==> inputs of run a <==
// predictor_top
module predictor_top #(parameter M = 3, parameter K = 4, parameter N = 3) (
    input logic clk,
    input logic reset,
    input logic [K-1:0] index,
    input logic branch_outcome,  
    output logic prediction,      
    output logic success
);
Settings: LEC_CHECK=0, CAP_MARGIN=20, CORE_ASPECT_RATIO=0.58, CORE_MARGIN=10, CORE_UTILIZATION=49, CTS_CLUSTER_SIZE=50, GPL_ROUTABILITY_DRIVEN=0, MAX_ROUTING_LAYER=met4, PLACE_DENSITY_LB_ADDON=0.24, SETUP_SLACK_MARGIN=0.38, SLEW_MARGIN=20; clock period 5.86 ns.
run.sh (not shown) runs the stock make flow with config.mk's settings and CLKGATE_MAP_FILE=.
==> run b (differences from run a) <==
- ABC_AREA: default -> 1
- CAP_MARGIN: 20 -> 5
- CORE_ASPECT_RATIO: 0.58 -> default
- CORE_MARGIN: 10 -> 2
- CORE_UTILIZATION: 49 -> 72
- CTS_CLUSTER_DIAMETER: default -> 105
- CTS_CLUSTER_SIZE: 50 -> default
- HOLD_SLACK_MARGIN: default -> 0.29
- MAX_ROUTING_LAYER: met4 -> met5
- PLACE_DENSITY_LB_ADDON: 0.24 -> default
- SETUP_SLACK_MARGIN: 0.38 -> 0.89
- TNS_END_PERCENT: default -> 80
==> flow/constraint.sdc (replaced) <==
create_clock -name core_clock -period 3.48 [get_ports {clk}]
set_input_delay 0.6960 -clock core_clock [delete_from_list [all_inputs] [get_ports {clk}]]
set_output_delay 0.6960 -clock core_clock [all_outputs]
set_load 0.01 [all_outputs]
==> results <==
                                                                          run a           run b
Total setup buffers inserted after CTS                                        1              51
Cells resized by post-CTS repair                                             10             252
Yosys xor share                                                          0.135%              0%
Placed inst area                                                    20700 sq um     22800 sq um
Cell row count                                                               55              61
Number of cells in the yosys synthesis report                              1795            3030
Half-perimeter wire length of the detailed placement result            56600 um        39100 um
Total die size                                                      48500 sq um     29800 sq um
Die width                                                                282 um          172 um
Yosys chip area                                                     19500 sq um     20400 sq um
Number of distinct library cells after synthesis                             85              17
Share of synthesized cell area in and-or and or-and compound cells        16.0%          0.122%
Area of the core                                                    39200 sq um     27900 sq um
Cell count after synthesis                                                 1795            3030
Worst Setup Slack post-DPL                                             0.112 ns       -0.940 ns
Post-synth top area share                                                 49.6%           47.4%
Fraction of the yosys area taken by sequential cells                      49.6%           47.4%
Run status                                     no timing/DRC/antenna violations  did not finish
Stage where the flow stopped                                                  -  global routing
Core utilization before placement                                         49.8%           73.4%
TritonCTS Buffers                                                            38              42
Post-synthesis mux area share                                             16.7%              0%
Post-placement cell count                                                  2278            3502
Most used standard cell by instance count after synthesis               dfrtp_1         nand2_1

---

==> inputs of v3 <==
Starting RTL as in the previous note.
clock: 3.29 ns
lec_check: 0
abc_area: 1
cap_margin: 5
core_margin: 2
core_utilization: 72
cts_cluster_diameter: 105
gpl_routability_driven: 0
max_routing_layer: met5
place_density: 0.66
slew_margin: 20
tns_end_percent: 80
==> v9: changes against v3 <==
==> flow/config.mk (replaced) <==
export PLATFORM = sky130hd
export DESIGN_NAME = predictor_top
export DESIGN_NICKNAME = predictor_top
export VERILOG_FILES = /design/flow/design.v
export SDC_FILE = /design/flow/constraint.sdc
export NUM_CORES = 4
export LEC_CHECK = 0
export CAP_MARGIN = 20
export CORE_MARGIN = 2
export CORE_UTILIZATION = 58
export SETUP_SLACK_MARGIN = 0.45
export SLEW_MARGIN = 20
==> v4: changes against v3 <==
==> flow/config.mk (replaced) <==
export PLATFORM = sky130hd
export DESIGN_NAME = predictor_top
export DESIGN_NICKNAME = predictor_top
export VERILOG_FILES = /design/flow/design.v
export SDC_FILE = /design/flow/constraint.sdc
export NUM_CORES = 4
export LEC_CHECK = 0
export ABC_AREA = 1
export CAP_MARGIN = 15
export CELL_PAD_IN_SITES_DETAIL_PLACEMENT = 0
export CELL_PAD_IN_SITES_GLOBAL_PLACEMENT = 2
export CORE_MARGIN = 2
export CORE_UTILIZATION = 16
export GPL_ROUTABILITY_DRIVEN = 0
export MAX_ROUTING_LAYER = met4
export MIN_ROUTING_LAYER = met2
export PLACE_DENSITY_LB_ADDON = 0.2
export SETUP_SLACK_MARGIN = 0.14
export SLEW_MARGIN = 0
==> flow/constraint.sdc (replaced) <==
create_clock -name core_clock -period 8.51 [get_ports {clk}]
set_input_delay 1.7020 -clock core_clock [delete_from_list [all_inputs] [get_ports {clk}]]
set_output_delay 1.7020 -clock core_clock [all_outputs]
set_load 0.01 [all_outputs]
==> flow_summary.yaml <==
# synthesis and place-and-route metrics
yosys:
  synth.avg_cell_area_sq_um: 6.75
  synth_dominant_cell_count: "nand2_1"
placed_design:
  dpl_cell_area_sq_um: 22500
floorplan:
  fp.dieH_um: 361
outcome:
  run_status: "complete, no violations"
Source of the figures above: v4

==> flow_summary.yaml <==
# yosys + openroad results
placed_design:
  dpl_cell_area_sq_um: 22700
yosys:
  synth_dominant_cell_count: "nand2_1"
  synth.avg_cell_area_sq_um: 6.75
outcome:
  error_line: "[ERROR DPL-0038] Utilization greater than 100%, impossible to legalize"
  stop_stage: "global routing (5_1_grt)"
  run_status: "aborted with a tool error"
floorplan:
  fp.dieH_um: 172
Source of the figures above: v3

==> flow_summary.yaml <==
# synthesis and place-and-route metrics
outcome:
  so_faults: "capacitance limit, slew limit, setup timing"
  run_status: "finished with violations"
final_timing:
  final_max_slew_viol_count: 2
  finalSetupViolCount: 386
  layout_setup_ws_ps: -1460
flow_run:
  cap_violations: 1
Source of the figures above: v9


---

==> inputs of run X <==
==> flow/design.v <==
module branch_history_register #(parameter M = 4) (
    input logic clk,
    input logic reset,
    input logic branch_outcome,   
    output logic [M-1:0] bhr_out  
);
    always_ff @(posedge clk or posedge reset) begin
        if (reset) 
            bhr_out <= 0;  
        else 
            bhr_out <= {bhr_out[M-2:0], branch_outcome};  
    end
endmodule
module mnk_bit_predictor #(parameter K = 4,
                        parameter N = 2,
                        parameter M = 4
                        ) (
    input logic clk,
    input logic reset,
    input logic [K-1:0] index,
    input logic [M-1:0] bhr_in,
    input logic branch_outcome,        
    output logic prediction            
);
    logic [N-1:0] pht [((1<<K)*(1<<M))-1:0];  
    logic [K + M -1:0] new_index;
    assign new_index = {bhr_in,index};
    assign prediction = pht[new_index][N-1];
    always_ff @(posedge clk , posedge reset) begin
        if (reset) begin
            for (int i = 0; i < (1<<K)*(1<<M); i++)
                pht[i] <= 0;  
        end
        else begin
            if (branch_outcome) begin
                if (~(&pht[new_index]))
                    pht[new_index] <= pht[new_index] + 1;
            end
            else begin
                if (pht[new_index] > 0)
                    pht[new_index] <= pht[new_index] - 1;
            end
        end
    end
endmodule
module predictor_top #(parameter M = 3, parameter K = 4, parameter N = 3) (
    input logic clk,
    input logic reset,
    input logic [K-1:0] index,
    input logic branch_outcome,  
    output logic prediction,      
    output logic success
);
    logic [M-1:0] bhr_out;      
    branch_history_register #(M) bhr_inst (
        .clk(clk),
        .reset(reset),
        .branch_outcome(branch_outcome),
        .bhr_out(bhr_out)
    );
    mnk_bit_predictor #(K, N, M) pht_inst (
        .clk(clk),
        .reset(reset),
        .index(index),
        .bhr_in (bhr_out),
        .branch_outcome(branch_outcome),
        .prediction(prediction)
    );
    always_comb  begin
        if (prediction == branch_outcome)
        begin success = 1; end
        else begin
        success = 0;
        end
    end 
endmodule
==> flow/run.sh <==
#!/bin/bash
# the make line also repeats each setting of config.mk as NAME=value (left out here)
make -C /OpenROAD-flow-scripts/flow DESIGN_CONFIG=/design/flow/config.mk WORK_HOME=/design/flow/orfs CLKGATE_MAP_FILE= finish
==> flow/config.mk <==
export PLATFORM = sky130hd
export DESIGN_NAME = predictor_top
export DESIGN_NICKNAME = predictor_top
export VERILOG_FILES = /design/flow/design.v
export SDC_FILE = /design/flow/constraint.sdc
export NUM_CORES = 4
export LEC_CHECK = 0
export ABC_AREA = 0
export CAP_MARGIN = 20
export CORE_MARGIN = 2
export CORE_UTILIZATION = 72
export CTS_CLUSTER_DIAMETER = 372
export CTS_CLUSTER_SIZE = 98
export PLACE_DENSITY = 0.39
export SETUP_SLACK_MARGIN = -0.29
export SLEW_MARGIN = 20
export TNS_END_PERCENT = 30
==> flow/constraint.sdc <==
create_clock -name core_clock -period 3.44 [get_ports {clk}]
set_input_delay 0.6880 -clock core_clock [delete_from_list [all_inputs] [get_ports {clk}]]
set_output_delay 0.6880 -clock core_clock [all_outputs]
set_load 0.01 [all_outputs]
==> run D: changes against run X <==
ABC_AREA = default   (was 0)
CORE_UTILIZATION = 40   (was 72)
CTS_CLUSTER_DIAMETER = default   (was 372)
CTS_CLUSTER_SIZE = default   (was 98)
PLACE_DENSITY = 0.6   (was 0.39)
SETUP_SLACK_MARGIN = default   (was -0.29)
TNS_END_PERCENT = default   (was 30)
==> flow/constraint.sdc (replaced) <==
create_clock -name core_clock -period 5.92 [get_ports {clk}]
set_input_delay 1.1840 -clock core_clock [delete_from_list [all_inputs] [get_ports {clk}]]
set_output_delay 1.1840 -clock core_clock [all_outputs]
set_load 0.01 [all_outputs]
==> run B: changes against run X <==
ABC_AREA = default   (was 0)
CAP_MARGIN = 0   (was 20)
CTS_CLUSTER_DIAMETER = 30   (was 372)
CTS_CLUSTER_SIZE = default   (was 98)
PLACE_DENSITY = default   (was 0.39)
SETUP_SLACK_MARGIN = 1.23   (was -0.29)
TNS_END_PERCENT = default   (was 30)
==> flow/constraint.sdc (replaced) <==
create_clock -name core_clock -period 4.24 [get_ports {clk}]
set_input_delay 0.8480 -clock core_clock [delete_from_list [all_inputs] [get_ports {clk}]]
set_output_delay 0.8480 -clock core_clock [all_outputs]
set_load 0.01 [all_outputs]
==> qor summary <==
                                                                             run D                   run B                       run X
Deepest level of the CTS H-tree                                                  2                       -                           1
Number of placed cells counting well taps                                     2456                    2302                        2332
Post-CTS Hold Fix Bufs                                                           0                       -                           0
Post-Place Worst Slack                                                   -100.1 ps                -1011 ps                    -1387 ps
Num Clock Sinks                                                                387                       -                         387
Status                                                              finished clean  stopped before the end      stopped before the end
Last stage reached                                                               -    clock tree synthesis              global routing
Placeable core area                                                  0.04795 sq mm           0.02680 sq mm               0.02680 sq mm
Height of the die                                                         224.9 um                168.6 um                    168.6 um
Placer's final routability congestion estimate                               1.012                   1.195                       1.172
CTS root buffer                                         sky130_fd_sc_hd__clkbuf_16                       -  sky130_fd_sc_hd__clkbuf_16
Number of buffers inserted during clock tree synthesis                          44                       -                           7
Half-perimeter wire length after placement                                62550 um                59270 um                    58940 um
Post-detailed-placement cell area                                    0.02165 sq mm           0.02316 sq mm               0.02252 sq mm
Max Root-Sink Buffers                                                            3                       -                           3

---

==> build 92: inputs <==
Starts from the design.v that is shown in full above.
Settings: LEC_CHECK=0, ABC_AREA=1, CAP_MARGIN=20, CORE_MARGIN=6, CORE_UTILIZATION=24, GPL_ROUTABILITY_DRIVEN=1, MIN_ROUTING_LAYER=met2, PLACE_DENSITY_LB_ADDON=0.28, SLEW_MARGIN=20; clock period 7.0 ns.
==> trial 39 (differences from build 92) <==
==> flow/config.mk (replaced) <==
export PLATFORM = sky130hd
export DESIGN_NAME = predictor_top
export DESIGN_NICKNAME = predictor_top
export VERILOG_FILES = /design/flow/design.v
export SDC_FILE = /design/flow/constraint.sdc
export NUM_CORES = 4
export LEC_CHECK = 0
export ABC_AREA = 1
export CAP_MARGIN = 20
export CORE_MARGIN = 2
export CORE_UTILIZATION = 63
export PLACE_DENSITY = 0.41
export SLEW_MARGIN = 20
==> flow/constraint.sdc (replaced) <==
create_clock -name core_clock -period 4.23 [get_ports {clk}]
set_input_delay 0.8460 -clock core_clock [delete_from_list [all_inputs] [get_ports {clk}]]
set_output_delay 0.8460 -clock core_clock [all_outputs]
set_load 0.01 [all_outputs]
==> comparison table <==
Result of the run: trial 39 complete, no violations; build 92 complete, no violations
Total vias in the final route: trial 39 20300; build 92 26700
Die height: trial 39 184 um; build 92 304 um
Ratio of final minimum period to clock period: trial 39 0.964; build 92 0.920
Detailed Routing Iterations Pass 1: trial 39 6; build 92 9
Sw Share: trial 39 0.323; build 92 0.339
Placement Rows: trial 39 65; build 92 106
Relative slew slack: trial 39 0.436; build 92 0.264
Proportion of cell area occupied by multi-input gates: trial 39 0.393; build 92 0.405
Via count of the first global-routing pass: trial 39 19900; build 92 28400
Met1 track utilization from global routing: trial 39 0.494; build 92 0
Nets: trial 39 3237; build 92 3018
Endpoint of the worst setup timing path: trial 39 prediction; build 92 success
Slack of the worst reg-to-reg path: trial 39 480 ps; build 92 2020 ps
Part of the power in combinational logic: trial 39 0.224; build 92 0.193
Max stage delay cell, worst path: trial 39 sky130_fd_sc_hd__clkdlybuf4s50_1; build 92 sky130_fd_sc_hd__nand2_1
Pwr dens: trial 39 442 nW/um2; build 92 294 nW/um2
Layout Utilization: trial 39 0.775; build 92 0.280
Seq group: trial 39 0.00475 W; build 92 0.00287 W

---

==> v30 <==
RTL: the design.v shown in full above, as it stands there.
clock: 6.0 ns
lec_check: 0
cap_margin: 20
core_margin: 2
core_utilization: 40
cts_cluster_diameter: 80
cts_cluster_size: 78
slew_margin: 20
tns_end_percent: 25
==> v34 (differences from v30) <==
- CAP_MARGIN: 20 -> 0
- CORE_UTILIZATION: 40 -> 72
- CTS_CLUSTER_DIAMETER: 80 -> not set
- CTS_CLUSTER_SIZE: 78 -> not set
- PLACE_DENSITY: not set -> 0.65
- SETUP_SLACK_MARGIN: not set -> 1.24
- TNS_END_PERCENT: 25 -> not set
==> flow/constraint.sdc (replaced) <==
create_clock -name core_clock -period 4.24 [get_ports {clk}]
set_input_delay 0.8480 -clock core_clock [delete_from_list [all_inputs] [get_ports {clk}]]
set_output_delay 0.8480 -clock core_clock [all_outputs]
set_load 0.01 [all_outputs]
==> comparison table <==
| quantity | v30 | v34 |
|---|---|---|
| Status | finished clean | aborted with a tool error |
| Last stage reached | - | 5_1_grt |
| Final HPWL from detailed placement | 60,800 um | 59,300 um |
| Placed instance area | 21,500 sq um | 23,200 sq um |
| Total core area | 47,900 sq um | 26,800 sq um |
| Total Die Area | 50,600 sq um | 28,400 sq um |
| Worst-case setup slack after placement | -0.0136 ns | -1.01 ns |
| Height of the chip | 225 um | 169 um |
| Placed insts | 2,432 | 2,302 |
| Post-cts resize count | 2 | 139 |
| Starting density of the core | 40.7% | 72.8% |
| Routability congestion estimate | 1.03 | 1.20 |
| CTS buffer count | 25 | 41 |
| Standard-cell rows | 80 | 60 |
| Die outline width | 225 um | 169 um |

---

==> fjord <==
Starts from the design.v that is shown in full above.
==> flow/config.mk <==
export PLATFORM = sky130hd
export DESIGN_NAME = predictor_top
export DESIGN_NICKNAME = predictor_top
export VERILOG_FILES = /design/flow/design.v
export SDC_FILE = /design/flow/constraint.sdc
export NUM_CORES = 4
export LEC_CHECK = 0
export ABC_AREA = 1
export CAP_MARGIN = 20
export CORE_MARGIN = 2
export CORE_UTILIZATION = 72
export CTS_CLUSTER_DIAMETER = 216
export CTS_CLUSTER_SIZE = 75
export HOLD_SLACK_MARGIN = 0.3
export PLACE_DENSITY_LB_ADDON = 0.04
export SETUP_SLACK_MARGIN = 1.1
export SLEW_MARGIN = 0
==> flow/constraint.sdc <==
create_clock -name core_clock -period 3.9 [get_ports {clk}]
set_input_delay 0.7800 -clock core_clock [delete_from_list [all_inputs] [get_ports {clk}]]
set_output_delay 0.7800 -clock core_clock [all_outputs]
set_load 0.01 [all_outputs]
==> inputs of zinc, as changes to fjord <==
Settings changed: ABC_AREA 1 to unset, CAP_MARGIN 20 to 0, CTS_CLUSTER_DIAMETER 216 to unset, CTS_CLUSTER_SIZE 75 to unset, HOLD_SLACK_MARGIN 0.3 to unset, PLACE_DENSITY_LB_ADDON 0.04 to unset, SETUP_SLACK_MARGIN 1.1 to unset, SLEW_MARGIN 0 to 20.
==> flow/constraint.sdc (replaced) <==
create_clock -name core_clock -period 4.24 [get_ports {clk}]
set_input_delay 0.8480 -clock core_clock [delete_from_list [all_inputs] [get_ports {clk}]]
set_output_delay 0.8480 -clock core_clock [all_outputs]
set_load 0.01 [all_outputs]
==> notes <==
zinc died in global routing (5_1_grt). fjord did not get past global routing (5_1_grt) on GRT-0232.
In zinc the die size is lower than in fjord, by 4.5%.
Between fjord and zinc, the lower synthesized cell count is in zinc (gap 69%, measured against zinc).
Between zinc and fjord, the lower area after synthesis is in zinc (gap about 4.6%, measured against fjord).
No activity file was given, so power comes from the tool's default toggle rates.
